File: design/flow/design.v
module CORDIC_tanInv_sqrt(
    output [15:0] X0,   
    output [15:0] Y0,   
    output [15:0] Z0,   
    input  [15:0] Xin,
    input  [15:0] Yin,
    input  [15:0] Zin,   
    input  clk
);
    wire signed [15:0] x_reg [15:0];
    wire signed [15:0] y_reg [15:0];
    wire signed [15:0] z_reg [15:0];
    wire [15:0] x_reg_sh [15:0];
    wire [15:0] y_reg_sh [15:0];
    wire [15:0] sum_x [15:0];
    wire [15:0] sum_y [15:0];
    wire [15:0] sum_z [15:0];
    wire [15:0] y_co;
    wire [15:0] alpha[15:0];
    assign alpha[0]  = 16'h1921;
    assign alpha[1]  = 16'h0ed6;
    assign alpha[2]  = 16'h07d6;
    assign alpha[3]  = 16'h03fa;
    assign alpha[4]  = 16'h01ff;
    assign alpha[5]  = 16'h00ff;
    assign alpha[6]  = 16'h007f;
    assign alpha[7]  = 16'h003f;
    assign alpha[8]  = 16'h001f;
    assign alpha[9]  = 16'h000f;
    assign alpha[10] = 16'h0007;
    assign alpha[11] = 16'h0003;
    assign alpha[12] = 16'h0001;
    assign alpha[13] = 16'h0001;
    assign alpha[14] = 16'h0001;
    assign alpha[15] = 16'h0000;
    Register rx0(x_reg[0], Xin, clk);
    Register ry0(y_reg[0], Yin, clk);
    Register rz0(z_reg[0], Zin, clk);
    assign x_reg_sh[0] = x_reg[0] >>> 0;
    assign y_reg_sh[0] = y_reg[0] >>> 0;
    not n0(y_co[0], y_reg[0][15]);   
    adder_sub ax0(sum_x[0], , x_reg[0], y_reg_sh[0], y_reg[0][15]);
    adder_sub ay0(sum_y[0], , y_reg[0], x_reg_sh[0], y_co[0]);
    adder_sub az0(sum_z[0], , z_reg[0], alpha[0], y_reg[0][15]);
    genvar i;
    generate
        for (i=1; i<16; i=i+1) begin : vectoring_stages
            Register rx(x_reg[i], sum_x[i-1], clk);
            Register ry(y_reg[i], sum_y[i-1], clk);
            Register rz(z_reg[i], sum_z[i-1], clk);
            assign x_reg_sh[i] = x_reg[i] >>> i;
            assign y_reg_sh[i] = y_reg[i] >>> i;
            not yn(y_co[i], y_reg[i][15]);
            adder_sub ax(sum_x[i], , x_reg[i], y_reg_sh[i], y_reg[i][15]);
            adder_sub ay(sum_y[i], , y_reg[i], x_reg_sh[i], y_co[i]);
            adder_sub az(sum_z[i], , z_reg[i], alpha[i], y_reg[i][15]);
        end
    endgenerate
    Register rx16(X0, sum_x[15], clk);
    Register ry16(Y0, sum_y[15], clk);
    Register rz16(Z0, sum_z[15], clk);
endmodule
module adder_sub(
    output signed [15:0] sum,
    output               carry,     
    input  signed [15:0] in1,
    input  signed [15:0] in2,
    input                cin        
);
    assign carry = 0;   
    assign sum = cin ? (in1 - in2) : (in1 + in2);
endmodule
module Register(
    output reg [15:0] q,
    input      [15:0] d,
    input             clk
);
    always @(posedge clk) begin
        q <= d;
    end
endmodule
File: design/flow/run.sh
#!/bin/bash
# the make line also repeats each setting of config.mk as NAME=value (left out here)
make -C /OpenROAD-flow-scripts/flow DESIGN_CONFIG=/design/flow/config.mk WORK_HOME=/design/flow/orfs CLKGATE_MAP_FILE= finish
File: design/flow/config.mk
export PLATFORM = sky130hd
export DESIGN_NAME = CORDIC_tanInv_sqrt
export DESIGN_NICKNAME = CORDIC_tanInv_sqrt
export VERILOG_FILES = /design/flow/design.v
export SDC_FILE = /design/flow/constraint.sdc
export NUM_CORES = 4
export LEC_CHECK = 0
export ABC_AREA = 1
export CAP_MARGIN = 20
export CORE_MARGIN = 2
export CORE_UTILIZATION = 72
export CTS_CLUSTER_SIZE = 100
export PLACE_DENSITY = 0.4
export SLEW_MARGIN = 20
export TNS_END_PERCENT = 10
File: design/flow/constraint.sdc
create_clock -name core_clock -period 2.1 [get_ports {clk}]
set_input_delay 0.4200 -clock core_clock [delete_from_list [all_inputs] [get_ports {clk}]]
set_output_delay 0.4200 -clock core_clock [all_outputs]
set_load 0.01 [all_outputs]
==> out/writeup.txt, run 1 <==
The flow did not finish. The stage where the run came to a stop is global routing. The first error in the log reads "[ERROR GRT-0232] Routing congestion too high. Check the congestion heatmap in the GUI". The synthesized netlist devotes 26.97% of its cell area to simple gates. Per the synthesis report, the adder-cell share of the synthesized area is 18.04%. The overall routing resource usage is 109.4%, and the standard cell area after detailed placement is 0.06901 sq mm. The core region is 0.08158 sq mm. The synthesized netlist occupies a cell area of 0.05906 sq mm. The net count after synthesis is 9231. The total number of H-tree levels is 3. The total overflow left after global routing is 10653.

The estimated wirelength of the detail-placed design came out at 130900 um. The tools report the master cell of the clock root buffer as sky130_fd_sc_hd__clkbuf_16. Counting distinct cell types in the post-synthesis netlist gives 42. The synthesis run shows multiplexers occupying 0.03389% of the cell area. Sequential cells were found to cover 27.62% of the synthesized design area. With the tally of buffers added on design ports at 96, the number of placed I/O pins is 97. The post-synth count of flops with an enable pin is 0.

The die is 290.4 um wide. Per the synthesis report, the XOR/XNOR share of the synthesized area is 9.594%. For reference, the top logic cell family by area is simple AND/OR/NAND/NOR gates. Most frequent cell after synthesis: sky130_fd_sc_hd__nand2_1. Synthesis produced a netlist whose cell count is 8359. The cell type with the largest total area is sky130_fd_sc_hd__dfxtp_1. The tools report the number of standard cells reported by yosys as 8359.

Summed over its instances, the top area cell type makes up 27.62% of the synthesized netlist area. Yosys reported a register bit count of 815. The chip area from the yosys synthesis statistics is 0.05906 sq mm.

Row generation in the floorplan step produced 105 rows. For this run, asynchronously set or reset flops after synthesis account for 0%. The main flop type is sky130_fd_sc_hd__dfxtp_1. Yosys attributes the largest share of cell area to sky130_fd_sc_hd__dfxtp_1 28%, sky130_fd_sc_hd__ha_1 16%, sky130_fd_sc_hd__nand2_1 14%, sky130_fd_sc_hd__xor2_1 8.0%, sky130_fd_sc_hd__inv_1 7.0%. The deepest clock path buffer count is 3. Per the OpenROAD floorplan log, the area of the die is 0.08434 sq mm. Sink count of the clock tree: 815. The average cell area after synthesis is 7.066 sq um. The run gives 1.014 as the routability congestion estimate from global placement.

The synthesis log from Yosys contains 2 warnings. Buffers inserted during clock tree synthesis total 93. Before placement the cells fill 72.39% of the core. Die boundary height: 290.4 um. Counting instances in the post-synthesis netlist gives the leading cell types as 2267 x sky130_fd_sc_hd__nand2_1, 1103 x sky130_fd_sc_hd__inv_1, 815 x sky130_fd_sc_hd__dfxtp_1. Summing the areas of all compound-gate instances in the mapped netlist gives 10.26% of the synthesized area.
[through the flow]
stage | setup WS (ns) | util (%) | cells
2_1_floorplan | -0.1777 | - | 8359
3_3_place_gp | -0.3010 | 84.59 | 10493
3_5_place_dp | -0.4957 | 84.59 | 10493
4_1_cts | -0.3005 | 92.32 | 10726
[routing by layer]
metal / global-route usage (%) / GRT overflow
met2: 148.3 / 8363
met1: 92.23 / 199
met3: 84.67 / 168
met5: 63.93 / 13
met4: 121.2 / 1910
[repair_timing]
action	CTS
buffers inserted	61
pin swaps	229
gates resized	592
endpoints found under the setup margin	359
hold buffers	0
==> inputs of run 2 (changes only) <==
ABC_AREA = unset   (was 1)
CAP_MARGIN = 15   (was 20)
CORE_ASPECT_RATIO = 1.19   (was unset)
CORE_UTILIZATION = 70   (was 72)
CTS_CLUSTER_DIAMETER = 361   (was unset)
CTS_CLUSTER_SIZE = unset   (was 100)
GPL_ROUTABILITY_DRIVEN = 1   (was unset)
MAX_ROUTING_LAYER = met4   (was unset)
PLACE_DENSITY = unset   (was 0.4)
SLEW_MARGIN = 10   (was 20)
TNS_END_PERCENT = unset   (was 10)
clock period = 2.96 ns   (was 2.1 ns; I/O delays follow)
==> run 2 against run 1 <==
  * Now fails the layout checks on setup timing
  * Synthesized cell count is 31% lower
  * Synthesized area is 12% lower
  * Die area is 8.9% lower
==> out/writeup.txt, run 2 <==
The run finished, with violations left. The run did not pass the layout checks because of setup timing. For the sink count of the clock tree, the log shows 815 (unchanged). The master cell of the clock root buffer was sky130_fd_sc_hd__clkbuf_16.

The average cell area after synthesis is 9.010 sq um (+28%), and the final worst-path cycle share is 106.2%. The transition time of the tightest slew-check pin came out at 0.8310 ns. The minimum setup slack among reg-to-reg paths was -0.18 ns. The cell area after synthesis was 0.05222 sq mm (-12%). The share of flip-flops with an asynchronous set or reset after synthesis is 0% (unchanged).

The worst flop-to-flop path startpoint was vectoring_stages[11].rx.q[15]. Wires add up to 136100 um. The run gives 2 (unchanged) for the synthesis warning total. In this run the critical path is formed by inv_1 > nand3_4 > ha_4 > a21oi_4 > ha_4 > a21oi_4 > o211ai_1 > and3_4 > a221o_1 > a21oi_2 > o21ai_2 > a2111oi_4 > nor3_2.

The final-report setup violation count was 17. Pins over their slew limit in the final report were tallied at 0. The worst min-delay path category was reg2reg. Ranked by total cell area, the synthesized netlist is headed by sky130_fd_sc_hd__dfxtp_1 31%, sky130_fd_sc_hd__ha_1 19%, sky130_fd_sc_hd__xnor2_1 8.8%, sky130_fd_sc_hd__a21oi_1 5.6%, sky130_fd_sc_hd__xor2_1 4.1%.

The critical path ends at vectoring_stages[12].ry.q[15]. Among the non-sequential cells, adder cells take the most area. Per STA, the startpoint of the critical path is vectoring_stages[11].rx.q[15]. For this run, the total global-route usage over all layers was measured as 33.07%.

The leftover overflow at the end of global routing was 0. Total die area: 0.07681 sq mm (-8.9%). The cell type with the largest total area was sky130_fd_sc_hd__dfxtp_1.

The hold slack is 0.3254 ns. Adder and majority gate portion of the synthesized area: 20.41% (+2.4 points). The run gives 0 as the number of antenna violations at the first check in global routing.

The worst register-to-register path has a depth of 13. Per the final timing report, the hold violations number 0.

The run gives 0.8074% (+0.77 points) for the multiplexer share of the synthesized area. The run gives 0 for the hold-critical path depth. For reference, the clock transition at the flip-flops on the worst setup and hold paths is 0.06 ns.

STA classifies the critical path startpoint as a flop. For the final worst slack, the log shows -0.1847 ns. The area share of xor/xnor cells in the synthesized design was 12.96% (+3.4 points). Once iteration 0 of detailed routing completed, the report listed 2887 DRC markers.

The capture point of the worst register-to-register path is recorded as vectoring_stages[12].ry.q[15]. Number of buffers inserted during clock tree synthesis: 86 (-7.5%). Once detail routing completed, the nets flagged for antenna violations numbered 0. With the register bit count reported by yosys at 815 (unchanged), the number of global-route vias before repair is 43741.

Looking at the critical path, the single cell with the biggest stage delay is sky130_fd_sc_hd__a221o_1. As reported, the later end of the worst-skew pair has a clock insertion delay of 0.67 ns. The die boundary height is 302.0 um (+4.0%), and the top fanout value on the critical path is 4. The run gives 0.9473 (-6.6%) for the routability congestion estimate from global placement.

The run gives 5796 (-31%) as the number of instances in the synthesized netlist. For this run, the detailed router reports a per-instance via density of 6.014. The net count of the mapped netlist came out at 6668 (-28%).

The first global-routing pass estimated 204300 um of wire. The data required time at the worst endpoint is 3.50 ns. Average routed wire per standard cell: 17.98 um.

The most frequent cell after synthesis is sky130_fd_sc_hd__dfxtp_1. The initial core utilization was 70.52% (-1.9 points); the critical path buffer and inverter count was 1. The data arrival time reported for the critical path is 3.68 ns. The time the final worst path needs with I/O delays and setup is 3.145 ns. Share of the synthesized area in the top cell type: 31.24% (+3.6 points). The synthesized-area fraction occupied by and/or/nand/nor cells works out to 11.86% (-15 points). The final report gives the core utilization as 86.11%.

The horizontal die dimension came out at 254.4 um (-12%). The final non-filler cell total is 7568, and the setup skew after layout is 0.02372 ns. The register share after synthesis was 31.24% (+3.6 points).

The logic depth of the worst setup path including buffers is 13. The worst slack at placement is -0.1856 ns (+0.3100 ns). Main flop type: sky130_fd_sc_hd__dfxtp_1. In this run the tightest slew margin relative to its limit is 43.82%. The tools report the maximum number of pins on one net before global-route repair as 46. Setup repair after global routing could not meet its margin everywhere. The cell area after layout was 0.06377 sq mm. The run gives 0.05803 sq mm (-16%) for the standard cell area after detailed placement. The category of cells accounting for the largest share of critical-path delay was AND-OR/OR-AND gates. The run gives 0.05222 sq mm (-12%) as the chip area from the yosys synthesis statistics. The tally of buffers added on design ports was 96 (unchanged). Number of enable-type register cells in the synthesized netlist: 0 (unchanged). The setup TNS was -1.108 ns. The total core area is 0.07405 sq mm (-9.2%), and the number of instances in the placed design is 7324 (-30%). According to the report, the first pass of detailed routing completed in 6 iterations. The net count of the finished layout is 7375.

Derived from the worst setup path, the maximum achievable clock frequency is 318.0 MHz. Relative to the synthesized area, the layout overhead comes to 22.11%. By count the netlist is led by 815 x sky130_fd_sc_hd__dfxtp_1, 775 x sky130_fd_sc_hd__ha_1, 589 x sky130_fd_sc_hd__a21oi_1.

The run gives 95620 um (-27%) as the estimated wirelength of the detail-placed design. The run gives 3 (unchanged) as the total number of H-tree levels.

The complex-gate fraction of the synthesized area came out at 19.84% (+9.6 points). The number of standard cells reported by yosys was 5796 (-31%); the number of max-cap violations was 0. Summing over the stages, the warning tally comes to 90. TritonRoute reported its final design rule violation total as 0. The run gives 109 (+3.8%) for the number of rows created at floorplan. TritonCTS built the clock tree.

The overall via count from detail_route came out at 45511. Looking at the hold checks, the worst path lands on rz16.q[9]. On the worst path, the slowest cell contributes a delay of 0.38 ns. The number of placed I/O pins is 97 (unchanged).

The endpoint type of the worst setup path is a flop. The critical path is of the reg2reg type. The deepest clock path buffer count was 3 (unchanged). STA lists the startpoint of the worst hold path as vectoring_stages[15].rz.q[9]. The number of library cell types mapped by synthesis came out at 80 (+90%).
## run 2: what timing repair did
action                                  CTS  global route
endpoints found under the setup margin   76           152
hold buffers                              0             0
gates resized                           114           423
buffers inserted                         24            67
pin swaps                                40           199
## run 2: layout make-up
type                            count  area (sq um)
Inverter                          333          1276
Antenna cell                        1         2.502
Tap cell                          999          1250
Multi-Input combinational cell   4582         36420
Sequential cell                   815         16410
Timing Repair Buffer              685          5505
Clock inverter                     39         475.5
Clock buffer                      114          2430
Fill cell                        4086         10290
## run 2: layer usage
metal  part of all wire, %  track usage [%]  routed length (um)  vias to the layer above
met4                   5.8            16.08                7938                        0
met3                   4.8            4.027                6515                      543
met1                    37            34.28               51020                    21422
met2                    52            61.38               70630                     1500
met5                     0                -                   0                        -
li1                      -                -                   -                    22046
==> inputs of run 3 (changes only) <==
CAP_MARGIN = 20   (was 15)
CORE_ASPECT_RATIO = unset   (was 1.19)
CORE_UTILIZATION = 50   (was 70)
CTS_CLUSTER_DIAMETER = unset   (was 361)
GPL_ROUTABILITY_DRIVEN = unset   (was 1)
MAX_ROUTING_LAYER = unset   (was met4)
SLEW_MARGIN = 20   (was 10)
TNS_END_PERCENT = 35   (was unset)
clock period = 6.07 ns   (was 2.96 ns; I/O delays follow)
==> run 3 against run 2 <==
  * Now clean on timing, DRC and antenna
  * Routed wire length is 16% lower
  * Synthesized cell count stayed put
  * Final cell count is 2.4% lower
  * Flip-flop count stayed put
  * Sequential share of layout area is 2.5 points higher
  * Highest routed layer unchanged
==> out/writeup.txt, run 3 <==
The number of enable-type register cells in the synthesized netlist works out to 0 (unchanged). For the total die area, the log shows 0.1071 sq mm (+39%). The horizontal die dimension is 327.2 um (+29%).

The tally of buffers added on design ports came out at 96 (unchanged). The multiplexer share of the synthesized area works out to 0.8074% (unchanged). The estimated wirelength of the detail-placed design is 91790 um (-4.0%), and the leftover overflow at the end of global routing is 0 (unchanged). The run gives 6807 (-7.7%) as the total number of nets in the final design. Worst hold path startpoint: vectoring_stages[15].rz.q[7]. The cell area after synthesis is 0.05222 sq mm (unchanged). TritonCTS built the clock tree. Total wire length: 114800 um (-16%). The synthesized-area fraction occupied by and/or/nand/nor cells is 11.86% (unchanged). The tools report the minimum setup slack among reg-to-reg paths as 2.24 ns (+2.43 ns). Achievable clock frequency: 261.4 MHz (-18%). The complex-gate fraction of the synthesized area came out at 19.84% (unchanged). With the overall via count from detail_route at 39972 (-12%), the adder and majority gate portion of the synthesized area is 20.41% (unchanged).

The net count of the mapped netlist is 6668 (unchanged). The time the final worst path needs with I/O delays and setup is 3.825 ns (+0.6805 ns). STA lists the endpoint of the worst register-to-register path as vectoring_stages[4].ry.q[15]. The logs give 2 (unchanged) for the synthesis warning total and 4.36 ns (+0.68 ns) for the signal arrival time at the worst endpoint.

In the setup report, the worst path falls into the class reg2reg. The maximum number of pins on one net before global-route repair was 53 (+15%). The tool warning count was 86 (-4.4%).

STA classifies the critical path startpoint as a flop. The run gives 2.262 ns (+2.448 ns) as the worst slack at placement. The setup skew after layout is 0.02263 ns (-0.001090 ns). The run gives 38687 (-12%) for the number of global-route vias before repair.

The number of buffers inserted by hold repair at cts was 0 (unchanged). The run gives 7221 (-1.4%) as the number of instances in the placed design. Setup TNS: 0 ns (+1.108 ns).

The worst max-slew margin expressed relative to the limit came out at 27.73% (-16 points). The deepest clock path buffer count is 3 (unchanged). The run gives 0.06 ns (about the same) for the clock edge transition at the registers on the reported setup and hold paths. The tools report the number of placed I/O pins as 97 (unchanged).

The run gives 7384 (-2.4%) as the final non-filler cell total. Number of resized instances in the post-cts repair step: 0 (-100%). The run finished with no timing, DRC or antenna violations. For the first-pass GRT wire length, the log shows 191000 um (-6.5%).

For the chip area from the yosys synthesis statistics, the log shows 0.05222 sq mm (unchanged). Logic depth of the worst setup path including buffers: 12 (-1). Dominant non-sequential cell family after synthesis: adder cells.

The tools report the number of max-cap violations as 0 (unchanged). Sorting the synthesized cells by area gives the leading types as sky130_fd_sc_hd__dfxtp_1 31%, sky130_fd_sc_hd__ha_1 19%, sky130_fd_sc_hd__xnor2_1 8.8%, sky130_fd_sc_hd__a21oi_1 5.6%, sky130_fd_sc_hd__xor2_1 4.1%. The number of buffers inserted during clock tree synthesis is 92 (+7.0%). The logic depth of the worst register-to-register path works out to 12 (-1). The run gives 0 (unchanged) as the number of hold violations in the final report.

The delay contributed by the slowest stage of the critical path came out at 0.83 ns (+0.45 ns). OpenSTA lists the critical path startpoint as vectoring_stages[3].ry.q[15]. The run gives 0 (unchanged) for the number of antenna violations at the first check in global routing. Setup repair after global routing left no endpoint under its margin. Among all flip-flop cells after synthesis, the most frequent one is sky130_fd_sc_hd__dfxtp_1. The number of nets with antenna violations after routing is 0 (unchanged), and the number of violations reported at the end of detailed-routing iteration 0 is 2078 (-28%). The logs give 3 (unchanged) for the total number of H-tree levels and 0.1035 sq mm (+40%) for the total core area. The die boundary height works out to 327.2 um (+8.4%). Per STA, the library cell used most along the worst path is sky130_fd_sc_hd__o21ai_0. The number of detailed-route iterations in the first pass is 5 (-1). The final-report setup violation count is 0 (-17). The mean number of vias per cell is 5.413 (-10%), and the average routed wire per standard cell is 15.55 um (-14%).

The initial core utilization was 50.46% (-20 points). Yosys reports that the most numerous cell types are 815 x sky130_fd_sc_hd__dfxtp_1, 775 x sky130_fd_sc_hd__ha_1, 589 x sky130_fd_sc_hd__a21oi_1. The register share after synthesis is 31.24% (unchanged), and the total setup buffers inserted after CTS is 0 (-100%).

The total DRC errors in the routed layout is 0 (unchanged), and the sink count of the clock tree is 815 (unchanged). The run gives 118 (+8.3%) for the number of rows created at floorplan. Number of standard cells reported by yosys: 5796 (unchanged). The hold-critical path depth was 0 (unchanged).

The hold slack is 0.3218 ns (-0.003526 ns). Most frequent cell after synthesis: sky130_fd_sc_hd__dfxtp_1. The area share of xor/xnor cells in the synthesized design came out at 12.96% (unchanged). The master cell of the clock root buffer is sky130_fd_sc_hd__clkbuf_16. The area taken by multi-input logic gates came out at 0.03440 sq mm (-5.5%). The share of flip-flops with an asynchronous set or reset after synthesis works out to 0% (unchanged). The total area of sequential cells was 0.01632 sq mm (-0.55%). sky130_fd_sc_hd__dfxtp_1 takes more of the synthesized area than any other cell. The routability congestion estimate from global placement was 0.8699 (-8.2%); the overall routing resource usage was 21.32% (-12 points). The slowest stage of the critical path belongs to the cell sky130_fd_sc_hd__dfxtp_1. The tools report the end point of the worst hold path as rz16.q[7]. Register bit count reported by yosys: 815 (unchanged). Listed in order, past its start point the critical path passes inv_1 > o21ai_0 > xnor2_1 > ha_1 > a21oi_1 > o21ai_0 > a31o_2 > a21oi_1 > o21ai_0 > o31ai_1 > mux2i_1 > nand3_1.

Critical path buffer and inverter count: 1 (unchanged). The final worst slack is 2.245 ns (+2.430 ns), and the count of inserted antenna diode cells is 0 (-1). The share of the synthesized area in the top cell type works out to 31.24% (unchanged). According to the hold report, the worst path is of the reg2reg type. The cell family contributing the most delay on the critical path is AND-OR/OR-AND gates.

The logs give 80 (unchanged) for the number of library cell types mapped by synthesis and 6.61 ns (+3.11 ns) for the data required time at the worst endpoint. The critical path ends at vectoring_stages[4].ry.q[15]. The synthesis-to-finish area growth was 10.76%; the transition time of the tightest slew-check pin was 1.076 ns (+0.2447 ns). The worst flop-to-flop path startpoint was vectoring_stages[3].ry.q[15]. The number of instances in the synthesized netlist was 5796 (unchanged); the number of fillers in the final layout was 9416 (+130%). The final worst-path cycle share was 63.02% (-43 points).

The worst setup path is captured at a flop. The average cell area after synthesis works out to 9.010 sq um (unchanged). Number of max-slew violations in the final report: 0 (unchanged). The top fanout value on the critical path works out to 16 (+12).

The run gives 0.67 ns (about the same) as the worst-skew pair later-pin latency.
==> run 3: through the flow <==
stage / utilization (%) / area (sq um)
after floorplan: - / 52220
after global placement: 52.92 / 54770
after detailed placement: 52.92 / 54770
after CTS: 55.89 / 57840
after global routing: 55.89 / 57840
final: 55.89 / 57840
==> run 3: final cells by class <==
type                    count  share of cell area [%]
flip-flops and latches    815                   28.21
inverters                 333                   2.161
clock buffers             133                   4.739
clock inverters            30                  0.5732
well taps                1380                   2.985
repair buffers            111                   1.856
multi-input cells        4582                   59.48
==> run 3: per-layer routing <==
metal / vias up / wire (um) / global-route usage (%)
li1: 20916 / - / -
met1: 18381 / 53480 / 27.22
met2: 520 / 55310 / 37.84
met3: 155 / 3673 / 2.519
met4: 0 / 2333 / 5.854
met5: - / 0 / 0
==> inputs of run 4 (changes only) <==
CAP_MARGIN = 5   (was 20)
CORE_UTILIZATION = 72   (was 50)
TNS_END_PERCENT = unset   (was 35)
clock period = 2.82 ns   (was 6.07 ns; I/O delays follow)
==> run 4 against run 3 <==
  * The run now fails in global routing
  * Synthesized cell count did not move
  * Die area fell by 30%
  * Synthesized area did not move
==> out/writeup.txt, run 4 <==
For the number of standard cells reported by yosys, the log shows 5796 (unchanged). The run gives 80 (unchanged) for the number of library cell types mapped by synthesis. The complex-gate fraction of the synthesized area works out to 19.84% (unchanged). The number of enable-type register cells in the synthesized netlist works out to 0 (unchanged). The area share of xor/xnor cells in the synthesized design works out to 12.96% (unchanged).

The initial core utilization is 72.93% (+22 points), and the average cell area after synthesis is 9.010 sq um (unchanged). The number of placed I/O pins was 97 (unchanged); the number of buffers inserted during clock tree synthesis was 89 (-3.3%). The cell area after synthesis is 0.05222 sq mm (unchanged). The share of flip-flops with an asynchronous set or reset after synthesis is 0% (unchanged), and the chip area from the yosys synthesis statistics is 0.05222 sq mm (unchanged).

For the routability congestion estimate from global placement, the log shows 0.9435 (+8.5%). Counting instances in the post-synthesis netlist gives the leading cell types as 815 x sky130_fd_sc_hd__dfxtp_1, 775 x sky130_fd_sc_hd__ha_1, 589 x sky130_fd_sc_hd__a21oi_1. The synthesized-area fraction occupied by and/or/nand/nor cells is 11.86% (unchanged), and the share of the synthesized area in the top cell type is 31.24% (unchanged). The dominant non-sequential cell family after synthesis is adder cells. The total core area is 0.07161 sq mm (-31%), and the estimated wirelength of the detail-placed design is 100400 um (+9.4%). The run gives 6668 (unchanged) as the net count of the mapped netlist. The multiplexer share of the synthesized area is 0.8074% (unchanged). According to the logs, the last stage reached was global routing. The tools report the number of instances in the placed design as 7397 (+2.4%).

The number of instances in the synthesized netlist is 5796 (unchanged), and the standard cell area after detailed placement is 0.05914 sq mm (+8.0%). The total die area came out at 0.07470 sq mm (-30%). Of all cell types, the one taking the most synthesized area is sky130_fd_sc_hd__dfxtp_1. Number of rows created at floorplan: 98 (-17%). Among all cell types in the netlist, the one instantiated most often is sky130_fd_sc_hd__dfxtp_1.

The die boundary height is 273.3 um (-16%). The tally of buffers added on design ports came out at 96 (unchanged). The synthesis warning total was 2 (unchanged). For reference, the top cells by area after synthesis are sky130_fd_sc_hd__dfxtp_1 31%, sky130_fd_sc_hd__ha_1 19%, sky130_fd_sc_hd__xnor2_1 8.8%, sky130_fd_sc_hd__a21oi_1 5.6%, sky130_fd_sc_hd__xor2_1 4.1%. The run gives 0 (unchanged) as the number of buffers inserted by hold repair at cts.

Sink count of the clock tree: 815 (unchanged). With the deepest clock path buffer count at 3 (unchanged), the horizontal die dimension is 273.3 um (-16%). The register bit count reported by yosys was 815 (unchanged); the total number of H-tree levels was 3 (unchanged).

The adder and majority gate portion of the synthesized area was 20.41% (unchanged). Looking at the cell usage after synthesis, the top flip-flop cell is sky130_fd_sc_hd__dfxtp_1. The flow did not finish. For the register share after synthesis, the log shows 31.24% (unchanged). The tools report the master cell of the clock root buffer as sky130_fd_sc_hd__clkbuf_16.
run 4: what timing repair did:
| item | in CTS |
|---|---|
| setup endpoints to repair | 128 |
| pin swaps | 192 |
| resized | 334 |
| gates cloned | 0 |
| buffers inserted | 88 |
run 4: metrics by stage:
stage | hold slack, ns | worst slack (ns) | setup TNS, ns | util [%]
3_5_place_dp | 0.3121 | -0.3271 | -10.02 | 82.59
3_3_place_gp | 0.3101 | -0.1952 | -3.352 | 82.59
4_1_cts | 0.3272 | -0.2420 | -1.330 | 89.76
2_1_floorplan | 0.3096 | -0.08621 | -0.1953 | -
==> inputs of run 5 (changes only) <==
CAP_MARGIN = 20   (was 5)
CORE_UTILIZATION = 70   (was 72)
CTS_CLUSTER_SIZE = 35   (was unset)
HOLD_SLACK_MARGIN = -0.08   (was unset)
clock period = 2.9 ns   (was 2.82 ns; I/O delays follow)
==> run 5 against run 4 <==
  * Synthesized cell count stayed put
  * Synthesized area did not move
  * Die area is 2.8% higher
  * Now fails the layout checks on setup timing
==> out/writeup.txt, run 5 <==
The run gives 70.39% (-2.5 points) as the initial core utilization. For reference, the critical path cell chain is or4_4 > o21ai_2 > xnor2_1 > ha_1 > a21oi_2 > o211ai_1 > a31o_2 > a21oi_4 > o21ai_2 > o31ai_4 > mux2i_1 > nand3_1. The run gives 0.06474 sq mm for the cell area after layout. Grouping non-sequential cells by family puts the most area in adder cells. Overall via count from detail_route: 46347. The run gives 6.098 for the mean number of vias per cell. The achievable clock frequency is 324.3 MHz, and the tool warning count is 91. The deepest clock path buffer count came out at 3 (unchanged). The total number of H-tree levels was 3 (unchanged); the delay contributed by the slowest stage of the critical path was 0.63 ns. The synthesis-to-finish area growth works out to 23.97%. The adder and majority gate portion of the synthesized area is 20.41% (unchanged).

The worst path uses 106.3% of the clock period. Looking at the reg2reg group, the worst path ends at vectoring_stages[4].ry.q[15]. TritonCTS built the clock tree. The run gives 0 for the total DRC errors in the routed layout. The main area contributors are sky130_fd_sc_hd__dfxtp_1 31%, sky130_fd_sc_hd__ha_1 19%, sky130_fd_sc_hd__xnor2_1 8.8%, sky130_fd_sc_hd__a21oi_1 5.6%, sky130_fd_sc_hd__xor2_1 4.1%. Setup repair after global routing could not meet its margin everywhere. For the worst flop-to-flop path, the logic depth is 12. The cell area after synthesis came out at 0.05222 sq mm (unchanged).

Looking at the hold checks, the worst path lands on rz16.q[5]. The worst slack at placement was -0.2619 ns (+0.06512 ns); the number of violations reported at the end of detailed-routing iteration 0 was 3437. In the hold timing report, the worst path depth is 0. The logs give -0.18 ns for the minimum setup slack among reg-to-reg paths and 21 for the final-report setup violation count. Overall routing resource usage: 32.58%. The run gives 12.96% (unchanged) for the area share of xor/xnor cells in the synthesized design. For the number of rows created at floorplan, the log shows 100 (+2.0%). The type recorded for the worst min-delay path is reg2reg. The average cell area after synthesis is 9.010 sq um (unchanged). The tools report the number of standard cells reported by yosys as 5796 (unchanged). The run gives 0.9477 (+0.45%) for the routability congestion estimate from global placement. The run gives 0.3254 ns for the hold slack. Per the timing report, the most critical flop-to-flop path originates at vectoring_stages[3].rx.q[6]. The finished layout reports a core utilization of 87.26%. The tools report the number of nets with antenna violations after routing as 0. The share of flip-flops with an asynchronous set or reset after synthesis is 0% (unchanged).

According to the timing report, the critical path is launched from vectoring_stages[3].rx.q[6]. The flow ran to the end, but the layout failed its checks. The repair_antennas step left the layout with diodes totalling 0. By count the netlist is led by 815 x sky130_fd_sc_hd__dfxtp_1, 775 x sky130_fd_sc_hd__ha_1, 589 x sky130_fd_sc_hd__a21oi_1.

The total core area is 0.07420 sq mm (+3.6%). The cell family contributing the most delay on the critical path is AND-OR/OR-AND gates. The complex-gate fraction of the synthesized area is 19.84% (unchanged), and the logic depth of the worst setup path including buffers is 12. The number of buffers inserted by hold repair at cts was 0 (unchanged). The die boundary height is 277.1 um (+1.4%).

The run gives 277.1 um (+1.4%) for the horizontal die dimension. The number of enable-type register cells in the synthesized netlist is 0 (unchanged), and the first-pass GRT wire length is 210300 um. The multiplexer share of the synthesized area works out to 0.8074% (unchanged). The endpoint type of the worst setup path is a flop. Per the slew report, the remaining headroom to the max-slew limit stands at 60.53%. The timing report gives the clock slew at the launch and capture registers of the worst setup and hold paths as 0.06 ns. The reasons given for failing layout checks are setup timing. Tally of buffers added on design ports: 96 (unchanged). The wire length recorded after detailed routing is 142500 um. The number of global-route vias before repair is 44207, and the setup skew after layout is 0.03230 ns.

The tools report the number of placed I/O pins as 97 (unchanged). The net count of the mapped netlist was 6668 (unchanged). The synthesized-area fraction occupied by and/or/nand/nor cells was 11.86% (unchanged). In the synthesized netlist the dominant register cell turns out to be sky130_fd_sc_hd__dfxtp_1. Launching element type of the critical path: a flop. The signal arrival time at the worst endpoint came out at 3.64 ns.

Following the worst setup path forward leads to its endpoint at vectoring_stages[4].ry.q[15]. For this run, the detailed router's first-pass iteration total came to 8. The number of library cell types mapped by synthesis was 80 (unchanged); the synthesis warning total was 2 (unchanged). The worst-skew pair later-pin latency is 0.67 ns.

For the worst min-delay path, the startpoint reported by OpenROAD is vectoring_stages[15].rz.q[5]. The tools report the estimated wirelength of the detail-placed design as 96610 um (-3.8%). The run gives 0.07681 sq mm (+2.8%) as the total die area. The chip area from the yosys synthesis statistics is 0.05222 sq mm (unchanged). The maximum number of pins on one net before global-route repair was 34; the total number of nets in the final design was 7430. After filler insertion, the fill cell instance count of the layout stands at 3799. The sink count of the clock tree is 815 (unchanged). The run gives 18.75 um for the average routed wire per standard cell. The number of max-slew violations in the final report is 0. The final worst slack is -0.1840 ns. By instance count, the cell type seen most on the critical path is sky130_fd_sc_hd__o21ai_2. Sorting the Yosys area breakdown by cell type puts at the top sky130_fd_sc_hd__dfxtp_1.

For the number of antenna violations at the first check in global routing, the log shows 0. The logs give 0 for the number of hold violations in the final report and 0 for the number of max-cap violations. The standard cell area after detailed placement came out at 0.05835 sq mm (-1.3%).

The share of the synthesized area in the top cell type is 31.24% (unchanged), and the top fanout value on the critical path is 3. The logs give 31.24% (unchanged) for the register share after synthesis and 5796 (unchanged) for the number of instances in the synthesized netlist. Critical setup path kind: reg2reg. The number of buffers inserted during clock tree synthesis is 88 (-1.1%), and the register bit count reported by yosys is 815 (unchanged). Recorded from the global router log, the overflow total was 0. Most frequent cell after synthesis: sky130_fd_sc_hd__dfxtp_1.

The time the final worst path needs with I/O delays and setup is 3.084 ns. The critical path endpoint has a required time of 3.45 ns. The run gives 0 for the critical path buffer and inverter count.

The root buffer cell chosen for the clock tree is sky130_fd_sc_hd__clkbuf_16. The largest individual stage delay along the critical path comes from the cell sky130_fd_sc_hd__or4_4. The transition time of the tightest slew-check pin is 0.5771 ns.
## run 5: final cells by class
cell class,count,area [sq um],area share (%)
clock inverters,36,377.9,0.5836
repair buffers,738,5881,9.083
flip-flops and latches,815,16440,25.40
inverters,333,1271,1.963
clock buffers,127,2643,4.082
well taps,969,1212,1.873
multi-input cells,4582,36920,57.02
## run 5: through the flow
step	TNS [ns]	cells
detailed placement	-4.752	7333
global route	-5.969	7600
global placement	-0.9985	7333
finish	-1.395	7600
floorplan	-0.002579	5796
CTS	-0.1079	7519
## run 5: what timing repair did
action / CTS / global route
gates resized: 171 / 460
pin swaps: 79 / 245
endpoints found under the setup margin: 90 / 183
setup buffers: 23 / 84
## run 5: metal layers
| layer | track usage (%) | vias up | part of all wire (%) |
|---|---|---|---|
| met5 | 0 | - | 0 |
| met4 | 12.95 | 0 | 5.4 |
| met3 | 4.277 | 596 | 5.1 |
| met2 | 60.72 | 1672 | 51 |
| met1 | 37.50 | 21903 | 39 |
| li1 | - | 22176 | - |
==> inputs of run 6 (changes only) <==
CAP_MARGIN = 5   (was 20)
CORE_UTILIZATION = 72   (was 70)
CTS_CLUSTER_SIZE = 40   (was 35)
HOLD_SLACK_MARGIN = unset   (was -0.08)
SETUP_SLACK_MARGIN = -0.16   (was unset)
TNS_END_PERCENT = 5   (was unset)
clock period = 2.83 ns   (was 2.9 ns; I/O delays follow)
==> run 6 against run 5 <==
  * Critical path type unchanged
  * Fmax increased by 0.63%
  * Flip-flop count unchanged
  * Die area decreased by 2.7%
  * Critical endpoint is now vectoring_stages[11].ry.q[14]
  * Still fails the layout checks on setup timing
  * Highest routed layer unchanged
  * Global-route usage increased by 2.3 points
  * Synthesized cell count unchanged
  * Final area decreased by 2.2%
==> out/writeup.txt, run 6 <==
With the share of the synthesized area in the top cell type at 31.24% (unchanged), the final worst slack is -0.2348 ns (-0.05084 ns). The run gives 0.02279 ns (-0.009508 ns) for the setup skew after layout. For reference, the critical path is launched at vectoring_stages[10].rx.q[13].

The run gives 5796 (unchanged) as the number of instances in the synthesized netlist. The total die area is 0.07470 sq mm (-2.7%). The die boundary height is 273.3 um (-1.4%), and the minimum setup slack among reg-to-reg paths is -0.23 ns (-0.05 ns).

Worst reg2reg path endpoint: vectoring_stages[11].ry.q[14]. The global routing met3 resource utilization was 4.219% (-0.058 points). The worst hold path startpoint was vectoring_stages[15].rz.q[13]. With the synthesized-area fraction occupied by and/or/nand/nor cells at 11.86% (unchanged), the average routed wire per standard cell is 18.06 um (-3.7%).

The data required time at the worst endpoint came out at 3.36 ns (-0.09 ns). Number of buffers inserted during clock tree synthesis: 87 (-1.1%). The worst setup path is captured at a flop. The tools report the number of fillers in the final layout as 3705 (-2.5%). The total number of H-tree levels is 3 (unchanged). Logic depth of the worst setup path including buffers: 12 (unchanged). The violated checks flagged are setup timing. Number of enable-type register cells in the synthesized netlist: 0 (unchanged). The tool warning count was 91 (unchanged).

The register share after synthesis is 31.24% (unchanged). The multiplexer share of the synthesized area was 0.8074% (unchanged). The average cell area after synthesis was 9.010 sq um (unchanged).

Mean number of vias per cell: 6.045 (-0.87%). The net count of the mapped netlist was 6668 (unchanged); the global routing usage on met2 was 65.28% (+4.6 points). For the post-route core utilization, the log shows 88.39% (+1.1 points).

The flow ran to the end, but the layout failed its checks. Total number of nets in the final design: 7454 (+0.32%). TritonCTS built the clock tree.

Of all cell types, the one taking the most synthesized area is sky130_fd_sc_hd__dfxtp_1. With the number of placed I/O pins at 97 (unchanged), the critical path buffer and inverter count is 1 (+1). Maximum number of pins on one net before global-route repair: 45 (+32%). The number of library cell types mapped by synthesis came out at 80 (unchanged). The tally of buffers added on design ports works out to 96 (unchanged). The cell sequence reported for the critical path is or3_1 > nor3_2 > inv_1 > ha_1 > a21oi_1 > ha_1 > or3_1 > o2111ai_1 > a21boi_2 > o21ai_0 > o21ai_0 > xor2_1. The run gives 326.3 MHz (+0.63%) for the achievable clock frequency.

The overall routing resource usage is 34.85% (+2.3 points). The number of max-cap violations is 0 (unchanged). For the number of max-slew violations in the final report, the log shows 0 (unchanged).

The total core area is 0.07161 sq mm (-3.5%). The synthesis report lists the most area-consuming cells as sky130_fd_sc_hd__dfxtp_1 31%, sky130_fd_sc_hd__ha_1 19%, sky130_fd_sc_hd__xnor2_1 8.8%, sky130_fd_sc_hd__a21oi_1 5.6%, sky130_fd_sc_hd__xor2_1 4.1%.

The logs give 0 (unchanged) for the leftover overflow at the end of global routing and 99630 um (+3.1%) for the estimated wirelength of the detail-placed design. The logic depth of the worst register-to-register path is 12 (unchanged). The share of flip-flops with an asynchronous set or reset after synthesis was 0% (unchanged). The main flop type was sky130_fd_sc_hd__dfxtp_1. With the number of detailed-route iterations in the first pass at 6 (-2), the signal arrival time at the worst endpoint is 3.59 ns (-0.05 ns).

The delay contributed by the slowest stage of the critical path works out to 0.45 ns (-0.18 ns). The tools report the number of antenna violations at the first check in global routing as 0 (unchanged). Sorting the synthesis cell report by count puts at the top sky130_fd_sc_hd__dfxtp_1.

The tools report the number of rows created at floorplan as 98 (-2.0%). The complex-gate fraction of the synthesized area is 19.84% (unchanged). Synthesis-to-finish area growth: 21.20%. Slowest stage cell on the critical path: sky130_fd_sc_hd__or3_1.

For the worst max-slew margin expressed relative to the limit, the log shows 60.98% (+0.45 points). Worst flop-to-flop path startpoint: vectoring_stages[10].rx.q[13]. Clock tree synthesis selected as its root buffer the cell sky130_fd_sc_hd__clkbuf_16.

The synthesis warning total came out at 2 (unchanged). The final-report setup violation count is 91 (+330%), and the time the final worst path needs with I/O delays and setup is 3.065 ns (-0.01916 ns). The run gives 0 (unchanged) for the number of nets with antenna violations after routing.

The launching element type of the critical path is a flop. Area share of xor/xnor cells in the synthesized design: 12.96% (unchanged). The total wire length came out at 137200 um (-3.7%). Hold analysis lists the worst path endpoint as rz16.q[13].

The category of cells accounting for the largest share of critical-path delay was simple AND/OR/NAND/NOR gates. The standard cell area after detailed placement is 0.05915 sq mm (+1.4%). Number of instances in the placed design: 7435 (+1.4%). The dominant non-sequential cell family after synthesis is adder cells.

The worst min-delay path category was reg2reg. Number of hold violations in the final report: 0 (unchanged). The register bit count reported by yosys came out at 815 (unchanged). For the final non-filler cell total, the log shows 7599 (-0.013%). The run gives 0 (unchanged) as the count of inserted antenna diode cells.

Yosys reports that the most numerous cell types are 815 x sky130_fd_sc_hd__dfxtp_1, 775 x sky130_fd_sc_hd__ha_1, 589 x sky130_fd_sc_hd__a21oi_1. Total DRC errors in the routed layout: 0 (unchanged). Setup repair after global routing could not meet its margin everywhere. The number of standard cells reported by yosys came out at 5796 (unchanged). The cell area after layout was 0.06330 sq mm (-2.2%). For reference, the most critical setup path is categorized as reg2reg. The number of global-route vias before repair was 45916 (+3.9%). The global router reports that the layer with the highest usage is met2. The first-pass GRT wire length is 216700 um (+3.0%), and the chip area from the yosys synthesis statistics is 0.05222 sq mm (unchanged). Top fanout value on the critical path: 4 (+1).

The logs give 3 (unchanged) for the deepest clock path buffer count and 72.93% (+2.5 points) for the initial core utilization. The cell area after synthesis was 0.05222 sq mm (unchanged). The run gives 0.5777 ns (+0.0005850 ns) for the transition time of the tightest slew-check pin. For the global routing usage on met1, the log shows 38.35% (+0.85 points). Following the worst setup path forward leads to its endpoint at vectoring_stages[11].ry.q[14]. The routability congestion estimate from global placement is 0.9398 (-0.83%).

The hold-critical path depth was 0 (unchanged). The sink count of the clock tree is 815 (unchanged), and the adder and majority gate portion of the synthesized area is 20.41% (unchanged). The horizontal die dimension was 273.3 um (-1.4%); the final worst-path cycle share was 108.3% (+2.0 points). The number of violations reported at the end of detailed-routing iteration 0 was 2820 (-18%); the worst-skew pair later-pin latency was 0.66 ns (about the same). The run gives 45936 (-0.89%) as the overall via count from detail_route. The clock edge transition at the registers on the reported setup and hold paths came out at 0.06 ns (about the same).
==> run 6: repair_timing <==
item,in CTS,in global routing
setup buffers,3,7
hold buffers,0,0
endpoints found under the setup margin,63,151
pin swaps,28,81
gates resized,86,233
==> run 6: stage by stage <==
stage / hold slack (ns) / setup TNS (ns) / setup WS [ns]
after floorplan: 0.3096 / -13.45 / -0.3781
after detailed placement: 0.3121 / -14.75 / -0.4229
after CTS: 0.3232 / -12.37 / -0.2441
after global placement: 0.3099 / -7.529 / -0.3655
final: 0.3265 / -7.192 / -0.2348
after global routing: 0.3311 / -29.10 / -0.3790
==> run 6: final cells by class <==
class | count | area, sq um | area share, %
multi-input cells | 4582 | 35590 | 56.22
well taps | 950 | 1189 | 1.878
flip-flops and latches | 815 | 16350 | 25.84
clock inverters | 45 | 490.5 | 0.7749
clock buffers | 111 | 2399 | 3.789
repair buffers | 763 | 6018 | 9.508
inverters | 333 | 1259 | 1.989
==> run 6: routing by layer <==
metal / vias to the layer above / part of all wire, %
met5: - / 0
met4: 0 / 5.8
li1: 22200 / -
met3: 530 / 4.7
met1: 21678 / 39
met2: 1528 / 51
==> inputs of run 7 (changes only) <==
CAP_MARGIN = 20   (was 5)
CORE_UTILIZATION = 45   (was 72)
CTS_CLUSTER_SIZE = unset   (was 40)
SETUP_SLACK_MARGIN = unset   (was -0.16)
TNS_END_PERCENT = unset   (was 5)
clock period = 4.26 ns   (was 2.83 ns; I/O delays follow)
==> run 7 against run 6 <==
  * The run now finishes clean
  * Non-clock buffer count shrank 633
  * Die area up 59%
  * First-iteration DRC count fell by 38%
  * Largest cell class unchanged
  * Final area down 7.6%
  * Global-route usage down 16 points
  * Register-to-register slack better by 0.91 ns
  * Via count decreased by 13%
  * Flip-flop count unchanged
==> out/writeup.txt, run 7 <==
The tools report the worst hold path startpoint as vectoring_stages[3].rz.q[0]. TritonCTS built the clock tree.

The run gives 0 (unchanged) for the number of nets with antenna violations after routing. Looking at the reg2reg group, the worst path ends at vectoring_stages[5].ry.q[14]. The tools report the total core area as 0.1147 sq mm (+60%). For the number of buffers inserted by hold repair at cts, the log shows 0 (unchanged). For the chip area from the yosys synthesis statistics, the log shows 0.05222 sq mm (unchanged). The run gives 0 (-100%) for the number of resized instances in the post-cts repair step. The leftover overflow at the end of global routing is 0 (unchanged). The run gives 190400 um (-12%) for the first-pass GRT wire length. The cell sequence reported for the critical path is or3_1 > nor4_1 > nor2_1 > xnor2_1 > ha_1 > a21o_1 > nand2_1 > nand2_1 > o31ai_1 > a21oi_1 > a21o_1 > a21oi_1 > xnor2_1. Relative to the synthesized area, the layout overhead comes to 12.04%.

The share of flip-flops with an asynchronous set or reset after synthesis is 0% (unchanged), and the total setup buffers inserted after CTS is 0 (-3). The flow ran to the end and the layout has no timing, DRC or antenna violations. The complex-gate fraction of the synthesized area is 19.84% (unchanged).

The critical path is of the reg2reg type. The average routed wire per standard cell was 15.30 um (-15%). The total DRC errors in the routed layout is 0 (unchanged).

For the final non-filler cell total, the log shows 7543 (-0.74%). The tally of buffers added on design ports works out to 96 (unchanged). The mean number of vias per cell is 5.313 (-12%). The most critical setup path has its startpoint at vectoring_stages[4].rx.q[8]. The run gives 3 (unchanged) as the deepest clock path buffer count. The worst min-delay path category is reg2reg. For the number of hold violations in the final report, the log shows 0 (unchanged). The run gives 0.58 ns (+0.13 ns) for the delay contributed by the slowest stage of the critical path.

The kind of cell with the highest combined delay along the critical path is AND-OR/OR-AND gates. For reference, the top cells by count after synthesis are 815 x sky130_fd_sc_hd__dfxtp_1, 775 x sky130_fd_sc_hd__ha_1, 589 x sky130_fd_sc_hd__a21oi_1. The transition time of the tightest slew-check pin is 0.9577 ns (+0.3800 ns). Master cell of the clock root buffer: sky130_fd_sc_hd__clkbuf_16. The run gives 12.96% (unchanged) for the area share of xor/xnor cells in the synthesized design. The multiplexer share of the synthesized area is 0.8074% (unchanged).

Logic depth of the worst setup path including buffers: 13 (+1). With the top fanout value on the critical path at 5 (+1), the total number of nets in the final design is 6828 (-8.4%). The number of rows created at floorplan is 124 (+27%). The critical path buffer and inverter count was 0 (-1). The dominant non-sequential cell family after synthesis is adder cells.

The setup TNS is 0 ns (+7.192 ns). For the final-report setup violation count, the log shows 0 (-100%). Number of enable-type register cells in the synthesized netlist: 0 (unchanged).

Looking at area per cell type in the netlist, the leader is sky130_fd_sc_hd__dfxtp_1. The tools report the synthesis warning total as 2 (unchanged). The number of global-route vias before repair is 38881 (-15%).

The run gives 31.24% (unchanged) as the register share after synthesis. The tools report the post-route core utilization as 51.03% (-37 points). Share of the synthesized area in the top cell type: 31.24% (unchanged). For the overall routing resource usage, the log shows 19.31% (-16 points).

The total number of H-tree levels was 3 (unchanged); the routability congestion estimate from global placement was 0.8528 (-9.3%). The estimated wirelength of the detail-placed design came out at 92850 um (-6.8%). Overall via count from detail_route: 40079 (-13%). The clock edge transition at the registers on the reported setup and hold paths is 0.06 ns (about the same).

The signal arrival time at the worst endpoint came out at 4.19 ns (+0.60 ns). STA classifies the critical path endpoint as a flop. The run gives 94 (+8.0%) for the number of buffers inserted during clock tree synthesis.

The logic depth of the worst register-to-register path works out to 13 (+1). The horizontal die dimension is 344.7 um (+26%). The setup skew after layout is 0.04095 ns (+0.01815 ns). The register bit count reported by yosys came out at 815 (unchanged).

The cell area after synthesis was 0.05222 sq mm (unchanged); the sink count of the clock tree was 815 (unchanged). Worst-skew pair later-pin latency: 0.68 ns (+0.02 ns). The number of antenna violations at the first check in global routing was 0 (unchanged); the number of detailed-route iterations in the first pass was 7 (+1). Setup repair after global routing left no endpoint under its margin.

The run gives 1762 (-38%) for the number of violations reported at the end of detailed-routing iteration 0. Minimum setup slack among reg-to-reg paths: 0.68 ns (+0.91 ns). Initial core utilization: 45.55% (-27 points). According to the timing report, the critical path is captured at vectoring_stages[5].ry.q[14]. The run gives 4.86 ns (+1.50 ns) for the data required time at the worst endpoint. The count of inserted antenna diode cells was 0 (unchanged). The main flop type is sky130_fd_sc_hd__dfxtp_1. The die boundary height is 344.7 um (+26%). End point of the worst hold path: vectoring_stages[4].rz.q[0]. The average cell area after synthesis came out at 9.010 sq um (unchanged). The number of placed I/O pins is 97 (unchanged). With the adder and majority gate portion of the synthesized area at 20.41% (unchanged), the time the final worst path needs with I/O delays and setup is 3.584 ns (+0.5195 ns).

The achievable clock frequency was 279.0 MHz (-14%); the final worst-path cycle share was 84.14% (-24 points). The worst flop-to-flop path startpoint is vectoring_stages[4].rx.q[8]. The tools report the number of instances in the synthesized netlist as 5796 (unchanged). The run gives 48 (+6.7%) for the maximum number of pins on one net before global-route repair. Slowest stage cell on the critical path: sky130_fd_sc_hd__o31ai_1. The number of max-slew violations in the final report was 0 (unchanged). The tools report the number of standard cells reported by yosys as 5796 (unchanged). The synthesized-area fraction occupied by and/or/nand/nor cells was 11.86% (unchanged); the hold-critical path depth was 0 (unchanged). The tools report the number of max-cap violations as 0 (unchanged). The synthesis report lists the most area-consuming cells as sky130_fd_sc_hd__dfxtp_1 31%, sky130_fd_sc_hd__ha_1 19%, sky130_fd_sc_hd__xnor2_1 8.8%, sky130_fd_sc_hd__a21oi_1 5.6%, sky130_fd_sc_hd__xor2_1 4.1%. With the total die area at 0.1188 sq mm (+59%), the number of library cell types mapped by synthesis is 80 (unchanged).

The number of instances in the placed design came out at 7372 (-0.85%). The synthesis stats list as the most numerous cell sky130_fd_sc_hd__dfxtp_1. The run gives 35.56% (-25 points) for the worst max-slew margin expressed relative to the limit.

The worst setup path is launched from a flop. With the net count of the mapped netlist at 6668 (unchanged), the total wire length is 115400 um (-16%). With the tool warning count at 86 (-5.5%), the number of fillers in the final layout is 10680 (+190%).
run 7: layout make-up:
type | count | area, sq um | area share [%]
Clock buffer | 129 | 2694 | 4.604
Clock inverter | 42 | 740.7 | 1.266
Inverter | 333 | 1250 | 2.136
Multi-Input combinational cell | 4582 | 34400 | 58.80
Sequential cell | 815 | 16320 | 27.89
Tap cell | 1512 | 1892 | 3.233
Timing Repair Buffer | 130 | 1216 | 2.078
run 7: per-layer routing:
layer  GRT usage (%)  wire length, um  up-vias
li1                -                -    20939
met1           23.38            51870    18413
met2           35.52            56790      537
met3           2.419             3484      190
met4           5.580             3226        0
met5               0                0        -
run 7: per-stage QoR:
stage	setup WS [ns]	hold WS, ns	cell area (sq um)
2_1_floorplan	0.6732	0.3096	52220
3_3_place_gp	0.8488	0.3122	55080
3_5_place_dp	0.7742	0.3121	55080
4_1_cts	0.7462	0.3256	58510
5_1_grt	0.3397	0.3306	58510
6_report	0.6757	0.3260	58510
==> inputs of run 8 (changes only) <==
ABC_AREA = 1   (was unset)
CAP_MARGIN = 0   (was 20)
CORE_ASPECT_RATIO = 0.69   (was unset)
CORE_UTILIZATION = 72   (was 45)
CTS_CLUSTER_DIAMETER = 174   (was unset)
CTS_CLUSTER_SIZE = 10   (was unset)
HOLD_SLACK_MARGIN = 0.28   (was unset)
PLACE_DENSITY_LB_ADDON = 0.01   (was unset)
SETUP_SLACK_MARGIN = 0.86   (was unset)
TNS_END_PERCENT = 5   (was unset)
clock period = 2.92 ns   (was 4.26 ns; I/O delays follow)
==> run 8 against run 7 <==
  * Still clean
  * Final area is 18% higher
  * Utilization increased by 34 points
  * Highest routed layer is now met5
==> out/writeup.txt, run 8 <==
The delay contributed by the slowest stage of the critical path is 0.37 ns (-0.21 ns). The critical path is of the reg2reg type. Top fanout value on the critical path: 4 (-1). The first-pass GRT wire length was 263400 um (+38%). The total wire length was 177600 um (+54%); the area taken by multi-input logic gates was 0.04177 sq mm (+21%). The minimum setup slack among reg-to-reg paths was 0.09 ns (-0.58 ns). In this run the critical register-to-register path is captured at vectoring_stages[3].ry.q[12]. The tool warning count is 89 (+3.5%). The overall via count from detail_route was 59151 (+48%); the synthesis-to-finish area growth was 17.11%.

Per STA, the worst path accumulates the most delay in the family simple AND/OR/NAND/NOR gates. The share of flip-flops with an asynchronous set or reset after synthesis came out at 0% (unchanged). The most frequent cell after synthesis was sky130_fd_sc_hd__nand2_1. The achievable clock frequency came out at 353.6 MHz (+27%). The transition time of the tightest slew-check pin works out to 0.5869 ns (-0.3708 ns). For the total number of nets in the final design, the log shows 9615 (+41%).

Number of max-cap violations: 0 (unchanged). The slowest stage cell on the critical path was sky130_fd_sc_hd__dfxtp_4. The global routing met3 resource utilization was 7.824% (+5.4 points). The area share of xor/xnor cells in the synthesized design is 9.594% (-3.4 points). The run gives 0 (unchanged) as the total DRC errors in the routed layout. Grouping non-sequential cells by family puts the most area in simple AND/OR/NAND/NOR gates. The run gives 3.42 ns (-0.77 ns) for the signal arrival time at the worst endpoint.

The total area of sequential cells is 0.01652 sq mm (+1.2%), and the final worst-path cycle share is 96.85% (+13 points). The tools report the endpoint type of the worst setup path as a flop. In the hold report, the worst path ends at rz16.q[2].

The flow ran to the end and the layout has no timing, DRC or antenna violations. Number of standard cells reported by yosys: 8359 (+44%). After synthesis, the most frequently instantiated cells are 2267 x sky130_fd_sc_hd__nand2_1, 1103 x sky130_fd_sc_hd__inv_1, 815 x sky130_fd_sc_hd__dfxtp_1. The run gives 815 (unchanged) for the sink count of the clock tree. Number of hold violations in the final report: 0 (unchanged). The mean number of vias per cell is 6.022 (+13%). The tools report the estimated wirelength of the detail-placed design as 121100 um (+30%). Critical path startpoint: vectoring_stages[2].rx.q[4]. The number of enable-type register cells in the synthesized netlist is 0 (unchanged), and the number of violations reported at the end of detailed-routing iteration 0 is 7766 (+340%). The data required time at the worst endpoint was 3.51 ns (-1.35 ns). The setup TNS is 0 ns (unchanged), and the complex-gate fraction of the synthesized area is 10.26% (-9.6 points). The logic depth of the worst setup path including buffers is 13 (unchanged), and the number of nets with antenna violations after routing is 0 (unchanged).

Synthesized-area fraction occupied by and/or/nand/nor cells: 26.97% (+15 points). The tools report the routability congestion estimate from global placement as 1.002 (+18%). The run gives 54.93% (+32 points) as the global routing usage on met1.

The tools report the total core area as 0.08142 sq mm (-29%). The tools report the number of buffers inserted during clock tree synthesis as 91 (-3.2%). The average cell area after synthesis works out to 7.066 sq um (-22%).

The tools report the number of rows created at floorplan as 87 (-30%). The average routed wire per standard cell is 18.08 um (+18%), and the tally of buffers added on design ports is 96 (unchanged). The number of fillers in the final layout came out at 4816 (-55%).

The logs give 97 (unchanged) for the number of placed I/O pins and 0 (unchanged) for the number of buffers inserted by hold repair at cts. The net count of the mapped netlist is 9231 (+38%). Worst max-slew margin expressed relative to the limit: 60.66% (+25 points). The worst setup path is launched from a flop.

The run gives 0.07 ns (about the same) for the clock edge transition at the registers on the reported setup and hold paths. The number of library cell types mapped by synthesis came out at 42 (-48%). The number of antenna violations at the first check in global routing is 2 (+2).

Worst hold path startpoint: vectoring_stages[15].rz.q[2]. The type recorded for the worst min-delay path is reg2reg. For the deepest clock path buffer count, the log shows 3 (unchanged). The master cell of the clock root buffer is sky130_fd_sc_hd__clkbuf_16. The adder and majority gate portion of the synthesized area is 18.04% (-2.4 points).

The maximum number of pins on one net before global-route repair came out at 33 (-31%). The share of the synthesized area in the top cell type came out at 27.62% (-3.6 points).

The run gives 7 (unchanged) for the number of detailed-route iterations in the first pass. The register share after synthesis was 27.62% (-3.6 points); the leftover overflow at the end of global routing was 0 (unchanged). Time the final worst path needs with I/O delays and setup: 2.828 ns (-0.7563 ns). The tools report the final-report setup violation count as 0 (unchanged). Global route summary, busiest routing layer listed as met2. Number of global-route vias before repair: 52971 (+36%).

TritonCTS built the clock tree. The horizontal die dimension is 348.8 um (+1.2%). The total number of H-tree levels is 3 (unchanged). The die boundary height is 241.9 um (-30%), and the chip area from the yosys synthesis statistics is 0.05906 sq mm (+13%). The tools report the worst-skew pair later-pin latency as 0.71 ns (+0.03 ns).

The critical path goes through nor2_4 > nand4_1 > buf_4 > buf_4 > nand2_2 > xor2_1 > ha_1 > a21oi_1 > nor2_1 > nor2_1 > nand2_1 > a21oi_1 > xnor2_1. The global routing usage on met2 was 56.39% (+21 points); the critical path buffer and inverter count was 2 (+2). The tools report the synthesis warning total as 2 (unchanged). Setup repair after global routing could not meet its margin everywhere.

The overall routing resource usage is 37.43% (+18 points). The main area contributors are sky130_fd_sc_hd__dfxtp_1 28%, sky130_fd_sc_hd__ha_1 16%, sky130_fd_sc_hd__nand2_1 14%, sky130_fd_sc_hd__xor2_1 8.0%, sky130_fd_sc_hd__inv_1 7.0%. STA lists the startpoint of the worst register-to-register path as vectoring_stages[2].rx.q[4].

The commonest register cell is sky130_fd_sc_hd__dfxtp_1. The cell area after synthesis was 0.05906 sq mm (+13%). With the post-route core utilization at 84.95% (+34 points), the setup skew after layout is 0.02955 ns (-0.01140 ns). The total die area is 0.08438 sq mm (-29%). The logic depth of the worst register-to-register path was 13 (unchanged); the initial core utilization was 72.54% (+27 points).

For the number of max-slew violations in the final report, the log shows 0 (unchanged). The register bit count reported by yosys is 815 (unchanged), and the hold-critical path depth is 0 (unchanged). The number of instances in the synthesized netlist came out at 8359 (+44%). In this run the worst setup path terminates at vectoring_stages[3].ry.q[12].

The multiplexer share of the synthesized area was 0.03389% (-0.77 points). The cell type with the largest total area is sky130_fd_sc_hd__dfxtp_1.
==> run 8: repair_timing <==
action | in CTS | in global routing
pin swaps | 159 | 202
resized | 379 | 561
gates cloned | 1 | 2
setup buffers | 107 | 102
endpoints found under the setup margin | 466 | 539
==> run 8: layout make-up <==
cell class                      count  share of cell area [%]
Antenna cell                        2                0.007235
Timing Repair inverter              3                 0.02532
Clock buffer                       95                   3.345
Timing Repair Buffer              336                   4.104
Tap cell                         1068                   1.932
Multi-Input combinational cell   6386                   60.38
Clock inverter                      7                  0.1718
Inverter                         1110                   6.157
Sequential cell                   815                   23.88
==> run 8: per-stage QoR <==
step                      hold slack (ns)  area [sq um]  setup slack [ns]  instances
after global placement             0.3105         61560            0.3009       9506
after CTS                          0.2923         66250            0.5016       9716
after detailed placement           0.3121         61560            0.2724       9506
final                              0.3228         69170           0.09199       9822
after global routing               0.3105         69170         -0.001566       9820
after floorplan                    0.3096         59310            0.7069       8359
==> run 8: metal layers <==
layer,vias up,routed length [um]
met4,2,6814
met2,3759,74410
met3,778,20810
met1,26730,75550
met5,-,11
li1,27882,-
